==> run a: inputs <==
Design cordic_native, start of the top module:
module cordic_native(
    I_rst_n,                 
    I_clk,                   
    I_init_phase,            
    I_change_phase,           
    I_inc_phase,             
    O_cos,                   
    O_sin                    
    );
clock: 2.34 ns
lec_check: 0
abc_area: 1
cap_margin: 0
core_margin: 2
core_utilization: 72
cts_cluster_size: 10
place_density: 0.39
slew_margin: 20
tns_end_percent: 10
run.sh (not shown) runs the stock make flow with config.mk's settings and CLKGATE_MAP_FILE=.
==> inputs of run b, as changes to run a <==
Settings changed: ABC_AREA 1 to default, CAP_MARGIN 0 to 25, CORE_UTILIZATION 72 to 40, CTS_CLUSTER_DIAMETER from default to 284, CTS_CLUSTER_SIZE 10 to default, MAX_ROUTING_LAYER from default to met4, PLACE_DENSITY 0.39 to default, PLACE_DENSITY_LB_ADDON from default to 0.15, TNS_END_PERCENT 10 to 75.
==> flow/constraint.sdc (replaced) <==
create_clock -name core_clock -period 3.95 [get_ports {I_clk}]
set_input_delay 0.7900 -clock core_clock [delete_from_list [all_inputs] [get_ports {I_clk}]]
set_output_delay 0.7900 -clock core_clock [all_outputs]
set_load 0.01 [all_outputs]
==> results_dict.tcl <==
# yosys + openroad results
set metrics [dict create \
    status "did not finish" \
    stop_stage "global routing" \
    toolErrorMsg "[ERROR GRT-0116] Global routing finished with congestion. Check the congestion regions in the DRC Viewer." \
    grt_use_total_pct 86.91 \
    fp_nets 5748 \
    synth_seq_share_pct 29.45 \
    use_met3_pct 75.99 \
    xor_share_pct 3.480 \
    cts_inserted_buffers 67 \
    ys_cells 5180 \
    use_met1_pct 83.43 \
    synthesis.area_sq_um 37460 \
    die_h_um 232.1 \
    place_congestion 0.9652 \
    hpwl_um 81240 \
    grt_overflow 601 \
]
-- figures above: run a

==> results_dict.tcl <==
# implementation run metrics
set metrics [dict create \
    status "no timing/DRC/antenna violations" \
    synthesis.area_sq_um 36090 \
    syn_inst 4224 \
    use_met3_pct 2.006 \
    grt_overflow 0 \
    use_met1_pct 22.77 \
    hpwl_um 62330 \
    grt_use_total_pct 17.81 \
    cts_inserted_buffers 66 \
    postRouteAntennaNets 0 \
    die_h_um 304.4 \
    fp_nets 4792 \
    place_congestion 0.8674 \
    ys_cells 4224 \
]
-- figures above: run b


* * *

==> inputs of v35 <==
Starting RTL as in the previous note.
Settings: LEC_CHECK=0, CAP_MARGIN=20, CORE_MARGIN=2, CORE_UTILIZATION=72, CTS_CLUSTER_SIZE=32, SETUP_SLACK_MARGIN=0.51, SLEW_MARGIN=20; clock period 3.32 ns.
==> inputs of v24, as changes to v35 <==
Settings changed: ABC_AREA set to 1, CTS_CLUSTER_SIZE 32 to 73, PLACE_DENSITY set to 0.65, SETUP_SLACK_MARGIN 0.51 to -0.1.
==> flow/constraint.sdc (replaced) <==
create_clock -name core_clock -period 2.46 [get_ports {I_clk}]
set_input_delay 0.4920 -clock core_clock [delete_from_list [all_inputs] [get_ports {I_clk}]]
set_output_delay 0.4920 -clock core_clock [all_outputs]
set_load 0.01 [all_outputs]
==> inputs of v3, as changes to v35 <==
Settings changed: CORE_UTILIZATION 72 to 68, CTS_CLUSTER_DIAMETER set to 25, CTS_CLUSTER_SIZE 32 to 33, SETUP_SLACK_MARGIN 0.51 to 1.15.
==> flow/constraint.sdc (replaced) <==
create_clock -name core_clock -period 4.33 [get_ports {I_clk}]
set_input_delay 0.8660 -clock core_clock [delete_from_list [all_inputs] [get_ports {I_clk}]]
set_output_delay 0.8660 -clock core_clock [all_outputs]
set_load 0.01 [all_outputs]
==> inputs of v16, as changes to v35 <==
Settings changed: CORE_UTILIZATION 72 to 50, CTS_CLUSTER_SIZE 32 to 88, GPL_TIMING_DRIVEN set to 1, SETUP_SLACK_MARGIN 0.51 to 0.72.
==> flow/constraint.sdc (replaced) <==
create_clock -name core_clock -period 4.4 [get_ports {I_clk}]
set_input_delay 0.8800 -clock core_clock [delete_from_list [all_inputs] [get_ports {I_clk}]]
set_output_delay 0.8800 -clock core_clock [all_outputs]
set_load 0.01 [all_outputs]
==> summary.txt <==
Physical implementation.

- The run stopped with a tool error.
- The stage where the flow stopped is global routing.
- The first error in the log reads "[ERROR DPL-0038] Utilization greater than 100%, impossible to legalize".
- The share of synthesized cell area in full adder, half adder and majority cells is 0.187.
- The count of cells resized by post-cts repair is ~250.
- The number of buffers inserted during clock tree synthesis is a little under 60.
- Ranked by total cell area, the synthesized netlist is headed by sky130_fd_sc_hd__dfxtp_1 (29%), sky130_fd_sc_hd__ha_1 (17%), sky130_fd_sc_hd__a21oi_1 (11%).
- The share of the core filled by cells before placement is 0.729.
- The half-perimeter wire length after detailed placement is around 80 mm.
- In this run, placement finished with an instance count of 6464.
- The post-synthesis area per instance is a little over 7 µm².
- For reference, the placement row count at floorplan is 83.
(the above is from v24)
==> summary.txt <==
Flow results.

- The synthesized netlist net count is approximately 4800.
- Gates resized during post-CTS repair numbered 0.
- The floorplan has 98 rows.
- In this run, placement finished with an instance count of 5153.
- In this run the mean area of a mapped cell was about 8.5 µm².
- No sink is reached through more buffers than the 3 on the longest clock path.
- Sorting the synthesized cells by area gives the leading types as sky130_fd_sc_hd__dfxtp_1 (31%), sky130_fd_sc_hd__ha_1 (17%), sky130_fd_sc_hd__xnor2_1 (7.3%).
- The flow ran to the end and the layout has no timing, DRC or antenna violations.
- The initial utilization of the core area, before any placement, comes to 0.505.
- The share of synthesized cell area in full adder, half adder and majority cells is 0.194.
- The number of buffers inserted during clock tree synthesis is 67.
- The tool flagged a number of max-cap violations equal to 0.
(the above is from v16)
==> summary.txt <==
Flow results.

- The run finished, with violations left.
- The layout checks failed on setup timing.
- The HPWL after detailed placement is a little over 60 mm.
- Setup slack on the critical path of the routed design comes to -0.222 ns.
- The post-synthesis area per instance is 8.55 µm².
- In this run, the synthesized area fraction spent on adder and majority cells is recorded as 0.194.
- The number of core rows is 82.
- From the final report, the count of setup violators was given as 19.
- The share of the core filled by cells before placement is 0.724.
- Per the TritonCTS log, the buffer count is between 50 and 60.
(the above is from v35)
==> summary.txt <==
Flow results.

- The half-perimeter wire length after detailed placement is slightly below 60 mm.
- The share of synthesized cell area in full adder, half adder and majority cells is 0.194.
- The number of core rows is between 80 and 90.
- The main area contributors are sky130_fd_sc_hd__dfxtp_1 (31%), sky130_fd_sc_hd__ha_1 (17%), sky130_fd_sc_hd__xnor2_1 (7.3%).
- The share of the core filled by cells before placement is 0.687.
- The count of cells resized by post-cts repair is ~90.
- The number of buffers inserted during clock tree synthesis is about 140.
- Including well taps, the total number of placed cells is just under 5000.
- The run finished with no timing, DRC or antenna violations.
(the above is from v3)
